==> 09-10 <==
// alu
module alu(
		input  FPUCLK,
		input  [31:0] A, B,
		input  [2:0]  CTRL,
		output reg [31:0] OUT
	);
clock: 5.14 ns
lec_check: 0
cap_margin: 20
cell_pad_in_sites_detail_placement: 0
cell_pad_in_sites_global_placement: 0
core_margin: 2
core_utilization: 72
cts_cluster_diameter: 386
cts_cluster_size: 17
gpl_routability_driven: 1
gpl_timing_driven: 1
min_routing_layer: met1
place_density: 0.78
slew_margin: 10
run.sh (not shown) runs the stock make flow with config.mk's settings and CLKGATE_MAP_FILE=.
==> 11-13: changes against 09-10 <==
- CELL_PAD_IN_SITES_DETAIL_PLACEMENT: 0 -> default
- CELL_PAD_IN_SITES_GLOBAL_PLACEMENT: 0 -> default
- CORE_UTILIZATION: 72 -> 62
- CTS_CLUSTER_DIAMETER: 386 -> default
- CTS_CLUSTER_SIZE: 17 -> default
- GPL_ROUTABILITY_DRIVEN: 1 -> default
- GPL_TIMING_DRIVEN: 1 -> default
- MIN_ROUTING_LAYER: met1 -> default
- PLACE_DENSITY: 0.78 -> default
- SLEW_MARGIN: 10 -> 20
==> flow/constraint.sdc (replaced) <==
create_clock -name core_clock -period 1.26 [get_ports {FPUCLK}]
set_input_delay 0.2520 -clock core_clock [delete_from_list [all_inputs] [get_ports {FPUCLK}]]
set_output_delay 0.2520 -clock core_clock [all_outputs]
set_load 0.01 [all_outputs]
==> 02-18: changes against 09-10 <==
- CELL_PAD_IN_SITES_DETAIL_PLACEMENT: 0 -> default
- CELL_PAD_IN_SITES_GLOBAL_PLACEMENT: 0 -> default
- CORE_UTILIZATION: 72 -> 45
- CTS_CLUSTER_DIAMETER: 386 -> default
- CTS_CLUSTER_SIZE: 17 -> default
- GPL_ROUTABILITY_DRIVEN: 1 -> default
- GPL_TIMING_DRIVEN: 1 -> default
- MIN_ROUTING_LAYER: met1 -> default
- PLACE_DENSITY: 0.78 -> default
- SETUP_SLACK_MARGIN: default -> 0.74
- SLEW_MARGIN: 10 -> 20
==> flow/constraint.sdc (replaced) <==
create_clock -name core_clock -period 2.95 [get_ports {FPUCLK}]
set_input_delay 0.5900 -clock core_clock [delete_from_list [all_inputs] [get_ports {FPUCLK}]]
set_output_delay 0.5900 -clock core_clock [all_outputs]
set_load 0.01 [all_outputs]
==> 10-24: changes against 09-10 <==
- CELL_PAD_IN_SITES_DETAIL_PLACEMENT: 0 -> default
- CELL_PAD_IN_SITES_GLOBAL_PLACEMENT: 0 -> default
- CTS_CLUSTER_DIAMETER: 386 -> 29
- CTS_CLUSTER_SIZE: 17 -> 37
- GPL_ROUTABILITY_DRIVEN: 1 -> default
- GPL_TIMING_DRIVEN: 1 -> default
- MIN_ROUTING_LAYER: met1 -> default
- PLACE_DENSITY: 0.78 -> default
- SETUP_SLACK_MARGIN: default -> 1.36
- SLEW_MARGIN: 10 -> 20
==> flow/constraint.sdc (replaced) <==
create_clock -name core_clock -period 4.57 [get_ports {FPUCLK}]
set_input_delay 0.9140 -clock core_clock [delete_from_list [all_inputs] [get_ports {FPUCLK}]]
set_output_delay 0.9140 -clock core_clock [all_outputs]
set_load 0.01 [all_outputs]
==> summary of the runs <==
- 11-13 never finished: it broke off in global routing (5_1_grt) (DPL-0038). 09-10 produced a layout that fails on negative setup slack. 02-18 ran to the end with violations: negative setup slack. 10-24 never finished: it broke off in clock tree synthesis (4_1_cts).
- Critical path depth: 02-18 is higher than 09-10 (3).
- Against 09-10, the sequential share of layout area of 02-18 is lower by 7.4 points.
- Synthesized area is the same in 02-18 and 11-13.
- Of 09-10 and 02-18, 02-18 has the higher cell count (gap 18%, measured against 02-18).
- Die area: 09-10 is lower than 02-18 (37%).
- Combinational power: 09-10 is smaller than 02-18 (about 55%).
- Synthesized cell count is the same in 02-18 and 11-13.
- In 02-18 the clock skew is lower than in 09-10, by 0.024 ns.
==> figures <==
|  | 11-13 | 09-10 | 02-18 | 10-24 |
|---|---|---|---|---|
| Buffers, non-clock | - | 213 | 452 | - |
| WP depth | - | 20 | 23 | - |
| Routed wl met3 | - | 5860 µm | 2760 µm | - |
| Leak Pwr | - | 6.22 nW | 8.16 nW | - |
| Total setup buffers inserted after CTS | 65 | 4 | 53 | - |
| Number of placed cells counting well taps | 2082 | 1795 | 2099 | 1855 |
| Worst Tran Pin Value | - | 1.12 ns | 0.809 ns | - |
| Flop pwr share | - | 0.311 | 0.243 | - |
| M1 wire length | - | 15500 µm | 19300 µm | - |
| Detailed placement HPWL | 33500 µm | 28900 µm | 30300 µm | 29900 µm |
| Placer Congestion | 0.983 | 1.01 | 0.934 | 1.09 |
| Maximum clock frequency | - | 0.189 GHz | 0.211 GHz | - |
| CTS H-tree depth | 1 | 1 | 1 | - |
| Outcome | aborted with a tool error | failed layout checks | failed layout checks | aborted with a tool error |
| Last stage reached | global routing (5_1_grt) | - | - | clock tree synthesis (4_1_cts) |
| Violated checks | - | negative setup slack | negative setup slack | - |
| Number of detailed-route iterations in the first pass | - | 13 | 8 | - |
| Flip-flops | - | 208 | 208 | - |
| Required time at the endpoint of the critical path | - | 5.37 ns | 3.22 ns | - |
| Final tally of max-slew violations | - | 0 | 0 | - |

---

==> v35: inputs <==
Starting RTL as in the previous note.
// alu
module alu(
		input  FPUCLK,
		input  [31:0] A, B,
		input  [2:0]  CTRL,
		output reg [31:0] OUT
	);
export LEC_CHECK = 0
export CAP_MARGIN = 20
export CELL_PAD_IN_SITES_DETAIL_PLACEMENT = 1
export CORE_MARGIN = 2
export CORE_UTILIZATION = 40
export CTS_CLUSTER_SIZE = 73
export SETUP_SLACK_MARGIN = -0.47
export SLEW_MARGIN = 20
create_clock -name core_clock -period 5.5 [get_ports {FPUCLK}]
==> v37 (differences from v35) <==
CELL_PAD_IN_SITES_DETAIL_PLACEMENT = 0   (was 1)
CORE_ASPECT_RATIO = 1.12   (was default)
CORE_UTILIZATION = 16   (was 40)
CTS_CLUSTER_SIZE = 76   (was 73)
GPL_TIMING_DRIVEN = 1   (was default)
MIN_ROUTING_LAYER = met2   (was default)
PLACE_DENSITY_LB_ADDON = 0.19   (was default)
SETUP_SLACK_MARGIN = 0.57   (was -0.47)
SLEW_MARGIN = 25   (was 20)
==> impl_metrics.csv <==
group,metric,value,unit
hold_path,holdPathEnd,"EXPCARRY1[6]",
run_status,check.faults,"setup timing",
layout,finish.utilization,47.4,%
timing,setup_viol,2,
worst_setup_path,r2r_slack,-80,ps
timing,finalWorstSetupSlack,-76.5,ps
pwr,pg_comb,3.77,mW
global_route,top_usage_layer,"met2",
placement,dp_hpwl,31200,um
clocking,clk_latency,560,ps
run_status,status,"failed layout checks",
That was v35.
==> impl_metrics.csv <==
group,metric,value,unit
placement,dp_hpwl,33400,um
pwr,vdd_ir_drop_max,253,uV
hold_path,holdPathEnd,"CTRL2[0]",
run_status,status,"complete, no violations",
placement,io_buffers,99,
layout,finish.utilization,21.4,%
timing,finalWorstSetupSlack,563,ps
pwr,clock_power_share,22.3,%
timing,setup_viol,0,
clocking,clk_latency,590,ps
pwr,pg_comb,4.28,mW
That was v37.

---

==> build 92: inputs <==
alu again, from the RTL that the note above started with.
clock: 5.5 ns
lec_check: 0
cap_margin: 20
cell_pad_in_sites_detail_placement: 0
core_aspect_ratio: 1.12
core_margin: 2
core_utilization: 16
min_routing_layer: met2
place_density_lb_addon: 0.19
setup_slack_margin: 0.57
slew_margin: 20
==> trial 30 (differences from build 92) <==
==> flow/config.mk (replaced) <==
export PLATFORM = sky130hd
export DESIGN_NAME = alu
export DESIGN_NICKNAME = alu
export VERILOG_FILES = /design/flow/design.v
export SDC_FILE = /design/flow/constraint.sdc
export NUM_CORES = 4
export LEC_CHECK = 0
export CAP_MARGIN = 20
export CORE_MARGIN = 2
export CORE_UTILIZATION = 66
export CTS_CLUSTER_SIZE = 17
export SLEW_MARGIN = 20
==> flow/constraint.sdc (replaced) <==
create_clock -name core_clock -period 5.15 [get_ports {FPUCLK}]
set_input_delay 1.0300 -clock core_clock [delete_from_list [all_inputs] [get_ports {FPUCLK}]]
set_output_delay 1.0300 -clock core_clock [all_outputs]
set_load 0.01 [all_outputs]
==> trial 66 (differences from build 92) <==
==> flow/config.mk (replaced) <==
export PLATFORM = sky130hd
export DESIGN_NAME = alu
export DESIGN_NICKNAME = alu
export VERILOG_FILES = /design/flow/design.v
export SDC_FILE = /design/flow/constraint.sdc
export NUM_CORES = 4
export LEC_CHECK = 0
export CAP_MARGIN = 20
export CELL_PAD_IN_SITES_DETAIL_PLACEMENT = 1
export CELL_PAD_IN_SITES_GLOBAL_PLACEMENT = 1
export CORE_MARGIN = 2
export CORE_UTILIZATION = 69
export CTS_CLUSTER_DIAMETER = 58
export CTS_CLUSTER_SIZE = 41
export GPL_TIMING_DRIVEN = 1
export HOLD_SLACK_MARGIN = -0.07
export MAX_ROUTING_LAYER = met5
export PLACE_DENSITY_LB_ADDON = 0.13
export SETUP_SLACK_MARGIN = 0.02
export SLEW_MARGIN = 20
==> flow/constraint.sdc (replaced) <==
create_clock -name core_clock -period 6.92 [get_ports {FPUCLK}]
set_input_delay 1.3840 -clock core_clock [delete_from_list [all_inputs] [get_ports {FPUCLK}]]
set_output_delay 1.3840 -clock core_clock [all_outputs]
set_load 0.01 [all_outputs]
==> qor summary <==
| metric | trial 66 | trial 30 | build 92 |
|---|---|---|---|
| Post-route cell area | - | 17400 um2 | 19000 um2 |
| Highest routed metal layer | - | met5 | met5 |
| Result of the run | did not finish | failed layout checks | timing/DRC/antenna clean |
| Last stage reached | global placement without I/O | - | - |
| Violated checks | - | setup timing | - |
| Critical path type | - | reg -> reg | reg -> reg |
| Clock buffer count from CTS | - | 23 | 27 |
| NetSw | - | 0.00338 W | 0.00338 W |
| Post-CTS Setup Bufs | - | 3 | 25 |
| Post-Place Setup Slack | - | -33.8 ps | 199 ps |
| Layout fillers | - | 1280 | 9661 |
| Sw Ratio | - | 39.5% | 39.8% |
| Remaining antenna violation count | - | 0 | 0 |
| Cell resize tally after clock tree synthesis | - | 6 | 32 |
| Int Power | - | 0.00517 W | 0.00511 W |
| Number of tap cells inserted | - | 280 | 1180 |
Power is estimated from default activity; no workload was simulated.
